lane 1:
Design cordic, start of the top module:
module cordic # (
    DATA_WIDTH = 12
)
(
    input clock,
    input reset,    
    output signed [DATA_WIDTH:0] sine,
    output signed [DATA_WIDTH:0] cosine
);
    localparam A = 16'h04DB;  
    logic [DATA_WIDTH:0] phase;
    logic [1:0] quarter;
    logic signed [DATA_WIDTH:0] x0;
    logic signed [DATA_WIDTH:0] y0;
    assign x0 = A;
    assign y0 = '0;
    phase_controller # (
        .PHASE_WIDTH(13)
    ) phase_controller_dut (
        .clock(clock),
        .reset(reset),
        .phase(phase),
        .quadrant(quarter)
    );
    logic signed [DATA_WIDTH:0] x_out;
    logic signed [DATA_WIDTH:0] y_out;
    logic [1:0] quarter_out;
    cordic_chain # (
        .DATA_WIDTH(12),
        .ANGLE_WIDTH(16),
        .ITERATIONS(16)
    ) cordic_chain_dut (
        .clock(clock),
        .reset(reset),
        .quarter_in(quarter),
        .x_in(x0),
        .y_in(y0),
        .angle_in(phase),        
        .x_out(x_out),
        .y_out(y_out),
        .quarter_out(quarter_out)        
    );
    quarter_selector # (
        .DATA_WIDTH(12)
    ) quarter_selector_dut (
        .clock(clock),
        .reset(reset),
        .quarter(quarter_out),
        .x_in(x_out),
        .y_in(y_out),
        .x_out(cosine),
        .y_out(sine)
    );
endmodule
Settings: LEC_CHECK=0, CAP_MARGIN=20, CORE_MARGIN=2, CORE_UTILIZATION=72, CTS_CLUSTER_DIAMETER=372, CTS_CLUSTER_SIZE=21, PLACE_DENSITY=0.6, SLEW_MARGIN=20; clock period 2.35 ns.
run.sh (not shown) runs the stock make flow with config.mk's settings and CLKGATE_MAP_FILE=.
Lane 1 completed end to end; final checks failed (negative setup slack).
For lane 2, these inputs were changed with respect to lane 1:
diff --git a/flow/config.mk b/flow/config.mk
--- a/flow/config.mk
+++ b/flow/config.mk
@@ -10,3 +10 @@
-export CORE_UTILIZATION = 72
-export CTS_CLUSTER_DIAMETER = 372
-export CTS_CLUSTER_SIZE = 21
+export CORE_UTILIZATION = 12
==> flow/constraint.sdc <==
create_clock -name core_clock -period 7.84 [get_ports {clock}]
set_input_delay 1.5680 -clock core_clock [delete_from_list [all_inputs] [get_ports {clock}]]
set_output_delay 1.5680 -clock core_clock [all_outputs]
set_load 0.01 [all_outputs]
In lane 1 the implementation completed, yet the final layout does not meet the checks, the culprit being negative setup slack.
Lane 2: flow completed, timing, DRC and antenna clean
Lane 1 vs lane 2, uppermost metal layer occupied by signal nets: met5 vs met4
Lane 1 has higher count of antenna diodes in the layout than lane 2.
On lane 2: sequential share of layout area is 1.1 points higher than what lane 1 gave.
Lane 2 against lane 1: buffers inserted during post-CTS setup optimization shrank by 56, logic depth of the worst setup path including buffers shrank by 3, worst hold slack held steady.
Lower via count was reported by lane 2, not lane 1.
Against lane 1, lane 2 reports a count of clock-buffer cells in the layout that is higher.
Diff lane 1 -> lane 2 | final cell count | up by more than half
Inputs modified between lane 2 and lane 3:
diff --git a/flow/config.mk b/flow/config.mk
--- a/flow/config.mk
+++ b/flow/config.mk
@@ -10,2 +10 @@
-export CORE_UTILIZATION = 12
-export PLACE_DENSITY = 0.6
+export CORE_UTILIZATION = 65
==> flow/constraint.sdc <==
create_clock -name core_clock -period 3.34 [get_ports {clock}]
set_input_delay 0.6680 -clock core_clock [delete_from_list [all_inputs] [get_ports {clock}]]
set_output_delay 0.6680 -clock core_clock [all_outputs]
set_load 0.01 [all_outputs]
## What came out
When the final numbers for lane 3 and lane 2 were put side by side, the slack of the critical path turned out to be smaller in lane 3.
Die area, lane 3 vs lane 2: down by more than half
The maximum frequency of lane 3 exceeds that of lane 2 by 12%.
Logic gate fraction of the total cell area, lane 3 and lane 2, higher one = lane 3.
Of lane 3 and lane 2, it is lane 3 that has the higher final standard cell utilization of the core.
Edits applied to the flow inputs when going from lane 3 to lane 4:
diff --git a/flow/config.mk b/flow/config.mk
--- a/flow/config.mk
+++ b/flow/config.mk
@@ -10 +10,3 @@
-export CORE_UTILIZATION = 65
+export CORE_UTILIZATION = 70
+export CTS_CLUSTER_SIZE = 21
+export PLACE_DENSITY = 0.6
==> flow/constraint.sdc <==
create_clock -name core_clock -period 2.78 [get_ports {clock}]
set_input_delay 0.5560 -clock core_clock [delete_from_list [all_inputs] [get_ports {clock}]]
set_output_delay 0.5560 -clock core_clock [all_outputs]
set_load 0.01 [all_outputs]
### Flow results
- On lane 4: buffer count excluding the clock tree in the final layout is about 200% higher than what lane 3 gave.
- Compared with lane 3, lane 4 has less setup slack.
- In lane 4 relative to lane 3, routed wire length had gone up by a few percent.
- Number of buffers created by CTS: lane 4 < lane 3
- | floorplan die area | higher: lane 3 |
- The slowest cell on the critical path comes out sky130_fd_sc_hd__a2111oi_2 in one run and sky130_fd_sc_hd__fa_1 in the other, namely in lane 3 and lane 4 respectively.

---

Setup of v3:
cordic again, from the RTL that the note above started with.
make LEC_CHECK=0 ABC_AREA=0 CAP_MARGIN=15 CELL_PAD_IN_SITES_GLOBAL_PLACEMENT=0 CORE_MARGIN=2 CORE_UTILIZATION=70 CTS_CLUSTER_SIZE=20 GPL_ROUTABILITY_DRIVEN=1 GPL_TIMING_DRIVEN=1 HOLD_SLACK_MARGIN=-0.07 MAX_ROUTING_LAYER=met4 MIN_ROUTING_LAYER=met1 PLACE_DENSITY=0.64 SETUP_SLACK_MARGIN=0.32 SLEW_MARGIN=20 finish   # period 2.55 ns
v3 is listed as incomplete: the tool reported an error in global routing (5_1_grt) and the run ended there.
Inputs modified between v3 and v18:
- clearing PLACE_DENSITY, which used to be 0.64
- clearing CTS_CLUSTER_SIZE, which used to be 20
- swapping 0.32 for 0.76 in SETUP_SLACK_MARGIN
### Flow results
Diff v3 -> v18 | number of buffers created by CTS | increase of 1. Comparing v3 against v18, there is no change at all in die size. The final reports for v18 and v3 show cell resize tally after clock tree synthesis lower in the former. Of the runs v3 and v18, none of them finished clean. Delta (v18 minus v3): detailed placement HPWL has increased; standard cell area after detailed placement has increased. Re post-synthesis instance area: no difference whatsoever between v18 and v3. Note that the number of buffers added for setup after CTS recorded for v3 amounts to 0.893 times the value seen in v18. On total placed cells including tap cells, v3 and v18 are neck and neck.
Setup changes, v18 to v2
- a change of ABC_AREA from 0 to 1
- an added CTS_CLUSTER_DIAMETER of 396
- a change of SETUP_SLACK_MARGIN from 0.76 to -0.14
- a change of the clock period (ns, I/O delays scaled along) from 2.55 to 2.06
### Flow results
- v2 finished all stages; however, its layout fails the closing checks, the failures being negative setup slack.
- Against v18, v2 comes in 20 mm lower on met3 wire length.
- The source of the critical timing path comes out cordic_chain_dut.genblk1[9].rotator_dut.Y[10] in one run and cordic_chain_dut.genblk1[8].rotator_dut.Y[10] in the other, namely in v2 and v18 respectively.
- v2 against v18: final clock period utilization by the worst path went down.
The inputs of v8 differ from those of v2 as listed below.
- changing CAP_MARGIN from 15 to 20
- removing GPL_TIMING_DRIVEN (formerly 1)
- removing CELL_PAD_IN_SITES_GLOBAL_PLACEMENT (formerly 0)
- removing MAX_ROUTING_LAYER (formerly met4)
- removing GPL_ROUTABILITY_DRIVEN (formerly 1)
- removing ABC_AREA (formerly 1)
- removing HOLD_SLACK_MARGIN (formerly -0.07)
- changing CORE_UTILIZATION from 70 to 66
- removing SETUP_SLACK_MARGIN (formerly -0.14)
- removing MIN_ROUTING_LAYER (formerly met1)
- removing CTS_CLUSTER_DIAMETER (formerly 396)
- changing the clock period (ns, I/O delays scaled along) from 2.06 to 4.15
### Flow results
[v8 vs v2] combined area of all synthesized cells: lower in v8. Wire length per cell after detailed routing (higher): v2. Synthesized cell count, v8 vs v2: down by more than 10%. The core of v8 is less densely filled than that of v2. v8 completed; timing, DRC and antenna clean. Fraction of area in non-clock buffers, v8 and v2, higher one = v2. v8: register fraction of the total cell area is 5.2 points higher than what v2 reported.
